// main
module main #(
    parameter MAIN_DIV = 8,      
    parameter SCAN_DIV = 4       
)(
    input wire clk,
    input wire rst,    
    input wire btnC,   
    input wire btnL,   
    input wire btnR,   
    input wire [7:0] num1,   
    input wire [7:0] num2,   
    output wire [6:0] seg,            
    output wire [3:0] an,              
    output wire multiplicationFinished    
);
export LEC_CHECK = 0
export ABC_AREA = 1
export CAP_MARGIN = 40
export CORE_MARGIN = 2
export CORE_UTILIZATION = 58
export CTS_CLUSTER_DIAMETER = 33
export GPL_ROUTABILITY_DRIVEN = 1
export PLACE_DENSITY_LB_ADDON = 0.17
export SLEW_MARGIN = 15
create_clock -name core_clock -period 12.1 [get_ports {clk}]
run.sh (not shown) runs the stock make flow with config.mk's settings and CLKGATE_MAP_FILE=.
The baseline completed without violations.
Then changed:
CORE_UTILIZATION = 64   (was 58)
CTS_CLUSTER_SIZE = 71   (was not set)
SETUP_SLACK_MARGIN = 3.12   (was not set)
Setup slack loses 0.34 ns.
Area after synthesis does not change.
First-iteration DRC count grows by about 100%.
Hold slack loses 0.0042 ns.
Utilization grows by 19 points.
Via count grows by about 20%.
Routed wire length grows by 43%.
Then changed:
ABC_AREA = 0   (was 1)
CORE_UTILIZATION = 29   (was 64)
CTS_CLUSTER_DIAMETER = 359   (was 33)
CTS_CLUSTER_SIZE = 96   (was 71)
PLACE_DENSITY = 0.57   (was not set)
PLACE_DENSITY_LB_ADDON = not set   (was 0.17)
SETUP_SLACK_MARGIN = not set   (was 3.12)
clock period = 9.49 ns   (was 12.1 ns; I/O delays follow)
The new run finished with setup timing left; clock power rose by 27%; worst setup slack got worse by 3.2 ns; flip-flop count is unchanged; first-iteration DRC count went down by 21%; routed wire length came out higher by 18%; worst hold slack is about the same; design area climbs by 37%; die area increases to 2.6 times its value.
Then changed:
ABC_AREA = not set   (was 0)
CAP_MARGIN = 15   (was 40)
CORE_UTILIZATION = 40   (was 29)
CTS_CLUSTER_DIAMETER = not set   (was 359)
CTS_CLUSTER_SIZE = not set   (was 96)
GPL_ROUTABILITY_DRIVEN = not set   (was 1)
PLACE_DENSITY = not set   (was 0.57)
clock period = 20.0 ns   (was 9.49 ns; I/O delays follow)
Result: This time the run produced a clean layout; wire length decreases by about a fifth; first-iteration DRC count increases by a little under a tenth; power decreases by well over a third; die size decreases by a quarter to a third; worst setup slack is better by 3.9 ns; worst hold slack stays flat; register-to-register slack is better by 11 ns; clock skew is about the same.
Then changed:
ABC_AREA = 1   (was not set)
CAP_MARGIN = 20   (was 15)
CORE_ASPECT_RATIO = 1.97   (was not set)
CORE_UTILIZATION = 55   (was 40)
CTS_CLUSTER_DIAMETER = 163   (was not set)
CTS_CLUSTER_SIZE = 100   (was not set)
SLEW_MARGIN = 30   (was 15)
TNS_END_PERCENT = 15   (was not set)
What happened: The new run completed with no timing, DRC or antenna violations; routed wire length drops by 24%; cell count decreases by 3.8%; setup slack is better by 5.1 ns; critical path depth climbs by 24.

========
main again, from the RTL that the note above started with.
make LEC_CHECK=0 ABC_AREA=1 CAP_MARGIN=20 CORE_MARGIN=2 CORE_UTILIZATION=66 CTS_CLUSTER_DIAMETER=326 CTS_CLUSTER_SIZE=97 PLACE_DENSITY=0.38 SLEW_MARGIN=20 finish   # period 15.1 ns
The baseline finished clean.
Rerun with:
--- a/flow/config.mk
+++ b/flow/config.mk
@@ -10,6 +10,6 @@
 export CORE_MARGIN = 2
 export CORE_UTILIZATION = 66
-export CTS_CLUSTER_DIAMETER = 326
+export CTS_CLUSTER_DIAMETER = 251
 export CTS_CLUSTER_SIZE = 97
-export PLACE_DENSITY = 0.38
+export PLACE_DENSITY = 0.36
 export SLEW_MARGIN = 20
==> flow/constraint.sdc (replaced) <==
create_clock -name core_clock -period 21.0 [get_ports {clk}]
set_input_delay 4.2000 -clock core_clock [delete_from_list [all_inputs] [get_ports {clk}]]
set_output_delay 4.2000 -clock core_clock [all_outputs]
set_load 0.01 [all_outputs]
Effect:
- first-iteration DRC count came out higher by about 46%
- wire length increases by 0.30%
- global-route usage is higher by 0.44 points
- sequential cell count does not change
- combinational power is lower by 28%
- final cell count is about the same
- utilization goes down by 0.19 points
Rerun with:
==> flow/config.mk (replaced) <==
export PLATFORM = sky130hd
export DESIGN_NAME = main
export DESIGN_NICKNAME = main
export VERILOG_FILES = /design/flow/design.v
export SDC_FILE = /design/flow/constraint.sdc
export NUM_CORES = 4
export LEC_CHECK = 0
export CAP_MARGIN = 20
export CORE_MARGIN = 2
export CORE_UTILIZATION = 58
export SLEW_MARGIN = 20
==> flow/constraint.sdc (replaced) <==
create_clock -name core_clock -period 8.97 [get_ports {clk}]
set_input_delay 1.7940 -clock core_clock [delete_from_list [all_inputs] [get_ports {clk}]]
set_output_delay 1.7940 -clock core_clock [all_outputs]
set_load 0.01 [all_outputs]
The new run finished but fails on setup timing; critical path depth shrinks by 19; routed wire length grows by 85%; total power grows by 140%; area after synthesis grows by 20%; count of clock-buffer cells in the layout shrinks by 3; sequential power grows by 130%; global-route usage grows by 6.6 points; utilization grows by 11 points; setup slack gets worse by 11 ns.
Rerun with:
--- a/flow/config.mk
+++ b/flow/config.mk
@@ -6,6 +6,9 @@
 export NUM_CORES = 4
 export LEC_CHECK = 0
+export ABC_AREA = 1
 export CAP_MARGIN = 20
 export CORE_MARGIN = 2
-export CORE_UTILIZATION = 58
+export CORE_UTILIZATION = 67
+export CTS_CLUSTER_SIZE = 72
+export SETUP_SLACK_MARGIN = -0.48
 export SLEW_MARGIN = 20
=>
- With this change the flow stopped in 5_1_grt with GRT-0232
- synthesized area goes down by 16%
- die size goes down by 27%
- synthesized cell count goes up by about 2.8%
Rerun with:
==> flow/config.mk (replaced) <==
export PLATFORM = sky130hd
export DESIGN_NAME = main
export DESIGN_NICKNAME = main
export VERILOG_FILES = /design/flow/design.v
export SDC_FILE = /design/flow/constraint.sdc
export NUM_CORES = 4
export LEC_CHECK = 0
export CAP_MARGIN = 20
export CORE_MARGIN = 2
export CORE_UTILIZATION = 72
export PLACE_DENSITY = 0.78
export SLEW_MARGIN = 20
==> flow/constraint.sdc (replaced) <==
create_clock -name core_clock -period 7.92 [get_ports {clk}]
set_input_delay 1.5840 -clock core_clock [delete_from_list [all_inputs] [get_ports {clk}]]
set_output_delay 1.5840 -clock core_clock [all_outputs]
set_load 0.01 [all_outputs]
What happened: The changed run failed in 4_1_cts on DPL-0038; die area climbs by roughly a tenth; synthesized cell count drops by a few percent; area after synthesis climbs by about a fifth.
Rerun with:
--- a/flow/config.mk
+++ b/flow/config.mk
@@ -6,7 +6,9 @@
 export NUM_CORES = 4
 export LEC_CHECK = 0
+export ABC_AREA = 1
 export CAP_MARGIN = 20
 export CORE_MARGIN = 2
-export CORE_UTILIZATION = 72
-export PLACE_DENSITY = 0.78
+export CORE_UTILIZATION = 66
+export CTS_CLUSTER_SIZE = 97
+export PLACE_DENSITY = 0.6
 export SLEW_MARGIN = 20
==> flow/constraint.sdc (replaced) <==
create_clock -name core_clock -period 29.0 [get_ports {clk}]
set_input_delay 5.8000 -clock core_clock [delete_from_list [all_inputs] [get_ports {clk}]]
set_output_delay 5.8000 -clock core_clock [all_outputs]
set_load 0.01 [all_outputs]
Result:
- This time the run passed the timing, DRC and antenna checks
- synthesized cell count rises by 2.8%
- die area fell by 8.6%
- area after synthesis is lower by 16%
Power and IR drop assume default switching activity.
